==> inputs of 08-26 <==
// cpu
module cpu (clk, rst, imem_addr, imem_data, test, test1);
	input clk, rst;
	output [6:0]imem_addr;
	input  [31:0]imem_data;
	output  [31:0]test;
	output [31:0]test1;
wire	 [31:0] inst;
wire   [31:0]ctrl, ctrl0, ctrl1, ctrl2;
wire   [20:0]controle;
wire	 [31:0]resultado;
wire   [31:0]data_out2;
wire   [31:0]pc;
wire	 [4:0]addr1, addr2, addr_in;
wire	 [31:0]out1, out2, out3;
wire	 [31:0]in;
wire	 rw;
wire	 [15:0]offset;
wire	 [31:0]offset32;
wire   sel1;
wire	 [31:0] imm;
wire   [31:0] data_out1;
wire	 [31:0]address_0;
wire	 [31:0] data_in;
wire	 [31:0]outrg1, outrg2;
wire	 [31:0] M, B, D, D1;
	assign imem_addr = pc[6:0];
	assign data_out2 = imem_data;
	PC PC(
		.rst(rst),
		.clk(clk),
		.pc(pc)
	);
ffD FF1(
		.rst(rst),
		.clk(clk),
		.Din(data_out2),
		.Dout(inst)
);
	registerFile RegisterFile(
		.addr1(inst[25:21]),
		.addr2(inst[20:16]),
		.out1(outrg1),
		.out2(outrg2),
		.addr_in(ctrl2[4:0]), 
		.in(out2),
		.rst(rst),
		.clk(clk)
	);
	control Controlador(
		.instruction(inst),
		.ctrl(controle)
	);
	extend Extend(
		.offset(inst[15:0]),
		.offset32(offset32)
	);
	ffD FF2(
		.rst(rst),
		.clk(clk),
		.Din(offset32),
		.Dout(imm)
		);
	ffD CONTROLE_0(
		.rst(rst),
		.clk(clk),
		.Din({11'b00000000000, controle[20:0]}),
		.Dout(ctrl0)
		);
	mux1 Mux1(
		.Sel(ctrl0[18]),
		.A(outrg2),
		.B(imm),
		.Out(out1)
	);
	alu Unidade_logica(
		.ctl(ctrl0[20:19]),
		.a(outrg1),
		.b(out1), 
		.resultado(resultado)
	);
	mux1 Mux3(
		.Sel(ctrl0[16]),
		.A(D),
		.B(resultado),
		.Out(out3)
	);
	ffD FF3(
		.rst(rst),
		.clk(clk),
		.Din(resultado),
		.Dout(D)
		);
	ffD CONTROLE_1(
		.rst(rst),
		.clk(clk),
		.Din(ctrl0),
		.Dout(ctrl1)
		);
	data_memory DataMemory(
		.address_0(out3[12:0]),
  ...
Settings: LEC_CHECK=0, ABC_AREA=1, CAP_MARGIN=20, CELL_PAD_IN_SITES_GLOBAL_PLACEMENT=3, CORE_MARGIN=2, CORE_UTILIZATION=40, GPL_TIMING_DRIVEN=0, MAX_ROUTING_LAYER=met5, PLACE_DENSITY_LB_ADDON=0.28, SETUP_SLACK_MARGIN=0.35, SLEW_MARGIN=10, TNS_END_PERCENT=15; clock period 5.5 ns.
run.sh (not shown) runs the stock make flow with config.mk's settings and CLKGATE_MAP_FILE=.
==> inputs of 05-17, as changes to 08-26 <==
Settings changed: ABC_AREA 1 to unset, CELL_PAD_IN_SITES_GLOBAL_PLACEMENT 3 to unset, CORE_ASPECT_RATIO set to 0.9, CORE_UTILIZATION 40 to 72, CTS_CLUSTER_DIAMETER set to 27, CTS_CLUSTER_SIZE set to 14, GPL_TIMING_DRIVEN 0 to unset, MAX_ROUTING_LAYER met5 to met4, PLACE_DENSITY_LB_ADDON 0.28 to 0.2, SETUP_SLACK_MARGIN 0.35 to 1.03, SLEW_MARGIN 10 to 20, TNS_END_PERCENT 15 to unset.
==> flow/constraint.sdc (replaced) <==
create_clock -name core_clock -period 4.06 [get_ports {clk}]
set_input_delay 0.8120 -clock core_clock [delete_from_list [all_inputs] [get_ports {clk}]]
set_output_delay 0.8120 -clock core_clock [all_outputs]
set_load 0.01 [all_outputs]
==> inputs of 03-03, as changes to 08-26 <==
Settings changed: ABC_AREA 1 to 0, CELL_PAD_IN_SITES_GLOBAL_PLACEMENT 3 to unset, CORE_MARGIN 2 to 7, CORE_UTILIZATION 40 to 17, GPL_TIMING_DRIVEN 0 to 1, MAX_ROUTING_LAYER met5 to met4, MIN_ROUTING_LAYER set to met1, PLACE_DENSITY_LB_ADDON 0.28 to unset, SETUP_SLACK_MARGIN 0.35 to unset, SLEW_MARGIN 10 to 20, TNS_END_PERCENT 15 to unset.
==> flow/constraint.sdc (replaced) <==
create_clock -name core_clock -period 4.83 [get_ports {clk}]
set_input_delay 0.9660 -clock core_clock [delete_from_list [all_inputs] [get_ports {clk}]]
set_output_delay 0.9660 -clock core_clock [all_outputs]
set_load 0.01 [all_outputs]
==> qor summary <==
Run status: 03-03 complete, no violations; 08-26 complete, no violations; 05-17 finished with violations
Reasons for failing layout checks: 03-03 -; 08-26 -; 05-17 negative setup slack
Unique cell types: 03-03 77; 08-26 47; 05-17 77
# resized after CTS: 03-03 1; 08-26 170; 05-17 84
Seq area share: 03-03 0.392; 08-26 0.368; 05-17 0.384
RSZ-0062 raised after global routing: 03-03 -; 08-26 true; 05-17 true
Largest driver fanout on the critical path: 03-03 9; 08-26 10; 05-17 12
Dpl cell area: 03-03 61600 sq um; 08-26 64800 sq um; 05-17 58800 sq um
Achievable frequency: 03-03 215 MHz; 08-26 -; 05-17 208 MHz
Number of buffers created by CTS: 03-03 135; 08-26 141; 05-17 206
Global Route met3 Usage: 03-03 0.0150; 08-26 0.0983; 05-17 0.165
Area used by multi-input combinational logic: 03-03 26900 sq um; 08-26 27500 sq um; 05-17 27700 sq um
Number of nets at floorplan: 03-03 5330; 08-26 8444; 05-17 5330
Data arrival at the endpoint of the critical path: 03-03 5.32 ns; 08-26 3.24 ns; 05-17 5.47 ns
Gp weighted congestion: 03-03 0.866; 08-26 1.05; 05-17 0.925
Chip area estimate from yosys synthesis: 03-03 54600 sq um; 08-26 60600 sq um; 05-17 54600 sq um
Number of buffers and inverters on the critical path: 03-03 1; 08-26 1; 05-17 2
